lane 1:
Design calc_didactic, start of the top module:
module calc_didactic(
        clk,
        rst,
        mem_addr,
        mem_we,
        mem_wdata,
        mem_rdata
    );
Size: about 2200 cells after synthesis, roughly 240 flip-flops, about 45 I/O pins.
Settings: LEC_CHECK=0, ABC_AREA=1, CAP_MARGIN=20, CELL_PAD_IN_SITES_DETAIL_PLACEMENT=2, CORE_ASPECT_RATIO=1.83, CORE_MARGIN=2, CORE_UTILIZATION=59, MIN_ROUTING_LAYER=met1, PLACE_DENSITY_LB_ADDON=0.29, SETUP_SLACK_MARGIN=2.24, SLEW_MARGIN=20, TNS_END_PERCENT=30; clock period 10.2 ns.
run.sh (not shown) runs the stock make flow with config.mk's settings and CLKGATE_MAP_FILE=.
Stage in which a tool error killed lane 1: detailed placement.
Setup changes, lane 1 to lane 2
- TNS_END_PERCENT no longer set, was 30
- CELL_PAD_IN_SITES_DETAIL_PLACEMENT no longer set, was 2
- MIN_ROUTING_LAYER no longer set, was met1
- ABC_AREA no longer set, was 1
- PLACE_DENSITY_LB_ADDON no longer set, was 0.29
- CORE_UTILIZATION now 40, was 59
- CORE_ASPECT_RATIO no longer set, was 1.83
- SETUP_SLACK_MARGIN no longer set, was 2.24
- the clock period (ns, I/O delays scaled along) now 9.71, was 10.2
--- outcome ---
The remaining runs in lane 1 and lane 2 completed every stage, whereas lane 1 halted early.
The log for lane 1 ends in detailed placement with error DPL-0033, so the run never completed.
Delta (lane 2 minus lane 1): number of flops mapped to enable cells by yosys stayed essentially flat; synthesized cell count fell by 410; chip area from the yosys synthesis statistics fell by 150 sq um; synthesized area fell by about 0.9%; adder and majority cell fraction of the synthesized area stayed essentially flat.
Relative to lane 2, the following input files were edited for lane 3:
- SETUP_SLACK_MARGIN newly set to 0.21
- CTS_CLUSTER_DIAMETER newly set to 29
- MAX_ROUTING_LAYER newly set to met4
- CORE_UTILIZATION changed from 40 to 69
- the clock period (ns, I/O delays scaled along) changed from 9.71 to 6.43
[summary]
Flow for lane 3 halted at global routing, error code GRT-0232. [compare] base=lane 2 new=lane 3: post-placement worst setup slack went down 1110 ps; global placer's final weighted congestion went up 8.0%; number of gates resized after cts went up 162; die size went down 18000 sq um; synthesis area per yosys held. Between lane 2 and lane 3, x dimension of the die is higher for lane 2, lane 3 comes in under that. Placed wire-length estimate (lower): lane 3. Lower number of H-tree levels goes to lane 2 over lane 3.
> inputs changed (lane 3 -> lane 4)
- SETUP_SLACK_MARGIN no longer set, was 0.21
- CORE_UTILIZATION now 59, was 69
- CTS_CLUSTER_DIAMETER no longer set, was 29
- MAX_ROUTING_LAYER no longer set, was met4
- the clock period (ns, I/O delays scaled along) now 5.39, was 6.43
[summary]
The flow ran to completion for all of lane 4 and lane 3 but lane 3, which stopped partway.
Completing all stages was not enough for lane 4: its layout failed the final checks because of setup timing.
The higher CTS buffer count of lane 4 and lane 3 is in lane 3.
Looking only at die area, and setting everything else aside, the lower value of lane 4 and lane 3 goes to lane 3.
Summary of lane 4 over lane 3: horizontal die dimension up 7.9%, starting utilization of the core area went down 11 points.
Summary: with lane 3 as the reference, number of setup buffers added after CTS in lane 4 moved up by more than 100%.
As far as total of buffers placed on input and output ports is concerned, lane 4 and lane 3 perform about the same.
Compared lane 3 against lane 4; mean instance size in the synthesized netlist within noise.
Lane 4 vs lane 3: floorplan core area up by more than 10%
Inputs modified between lane 4 and lane 5:
- changing CORE_UTILIZATION from 59 to 71
- setting SETUP_SLACK_MARGIN to 0.7 for the first time
- setting CTS_CLUSTER_SIZE to 37 for the first time
- changing the clock period (ns, I/O delays scaled along) from 5.39 to 5.2
Placement-stage worst setup slack: lane 5 vs lane 4 down 49 ps
Looking at die size, lane 5 sits 17% below lane 4.
Lane 5 never completed; the flow aborted with a tool error in global routing.
The final reports for lane 5 and lane 4 show chip width lower in the former.

========
calc_didactic again, from the RTL that the note above started with.
## calc_didactic
module calc_didactic(
        clk,
        rst,
        mem_addr,
        mem_we,
        mem_wdata,
        mem_rdata
    );
clock: 5.63 ns
lec_check: 0
abc_area: 1
cap_margin: 20
cell_pad_in_sites_detail_placement: 1
core_aspect_ratio: 1.57
core_margin: 7
core_utilization: 43
cts_cluster_diameter: 395
max_routing_layer: met4
min_routing_layer: met1
place_density: 0.65
slew_margin: 20
The first run finished with negative setup slack left.
==> next run, changes <==
- ABC_AREA: 1 -> unset
- CELL_PAD_IN_SITES_DETAIL_PLACEMENT: 1 -> unset
- CORE_ASPECT_RATIO: 1.57 -> unset
- CORE_MARGIN: 7 -> 2
- CORE_UTILIZATION: 43 -> 58
- CTS_CLUSTER_DIAMETER: 395 -> unset
- MAX_ROUTING_LAYER: met4 -> unset
- MIN_ROUTING_LAYER: met1 -> unset
- PLACE_DENSITY: 0.65 -> unset
- SETUP_SLACK_MARGIN: unset -> 1.26
- clock period: 5.63 -> 6.88 ns (I/O delays scaled with it)
=> The changed run produced a clean layout. Worst setup slack is better by 0.65 ns. Cell area came out lower slightly. Count of clock-buffer cells in the layout came out lower by 3. Non-clock buffer count came out lower by 15. Synthesized cell count came out lower by about a fifth. Hold slack is worse by 0.016 ns. Critical path depth came out lower by 4. Flip-flop count does not change. Total power came out lower by a little under a tenth.
==> next run, changes <==
- CORE_UTILIZATION: 58 -> 62
- SETUP_SLACK_MARGIN: 1.26 -> unset
- clock period: 6.88 -> 7.31 ns (I/O delays scaled with it)
Final area goes down by 12%.
Sequential share of layout area goes up by 4.0 points.
Setup slack is worse by 0.24 ns.
Clock power goes down by about 6%.
First-iteration DRC count goes down by 9.6%.
Total power goes down by 8.0%.
Area after synthesis is unchanged.
Clock skew goes down by 0.011 ns.
Via count goes down by 6.4%.
Final cell count goes down by 7.3%.
==> next run, changes <==
- CORE_UTILIZATION: 62 -> 40
- clock period: 7.31 -> 10.0 ns (I/O delays scaled with it)
After rerunning: The changed run finished clean. First-iteration DRC count went down by about 32%. Cell area went down by about 2%. Setup slack gains 0.27 ns. Hold slack loses 0.0055 ns.
==> next run, changes <==
- CORE_MARGIN: 2 -> 5
- CTS_CLUSTER_SIZE: unset -> 15
Outcome: The changed run finished clean. Final cell count barely changes. Setup slack gets better by 0.017 ns. Die size rises by about 6%. Synthesized area stays the same. Clock power went up by about 4.7%.
==> next run, changes <==
- ABC_AREA: unset -> 1
- CORE_MARGIN: 5 -> 2
- CORE_UTILIZATION: 40 -> 72
- CTS_CLUSTER_DIAMETER: unset -> 57
- CTS_CLUSTER_SIZE: 15 -> unset
- PLACE_DENSITY_LB_ADDON: unset -> 0.19
- clock period: 10.0 -> 6.52 ns (I/O delays scaled with it)
Result: The changed run produced a layout that fails on negative setup slack. Wire length hardly moves. Design area rose by 1.0%. Global-route usage rose by 21 points. Sequential cell count does not change. Worst hold slack improves by 0.0096 ns. Non-clock buffer count fell by 11. Worst setup slack degrades by 0.48 ns. Core utilization rose by 37 points.
Power and IR drop assume default switching activity.
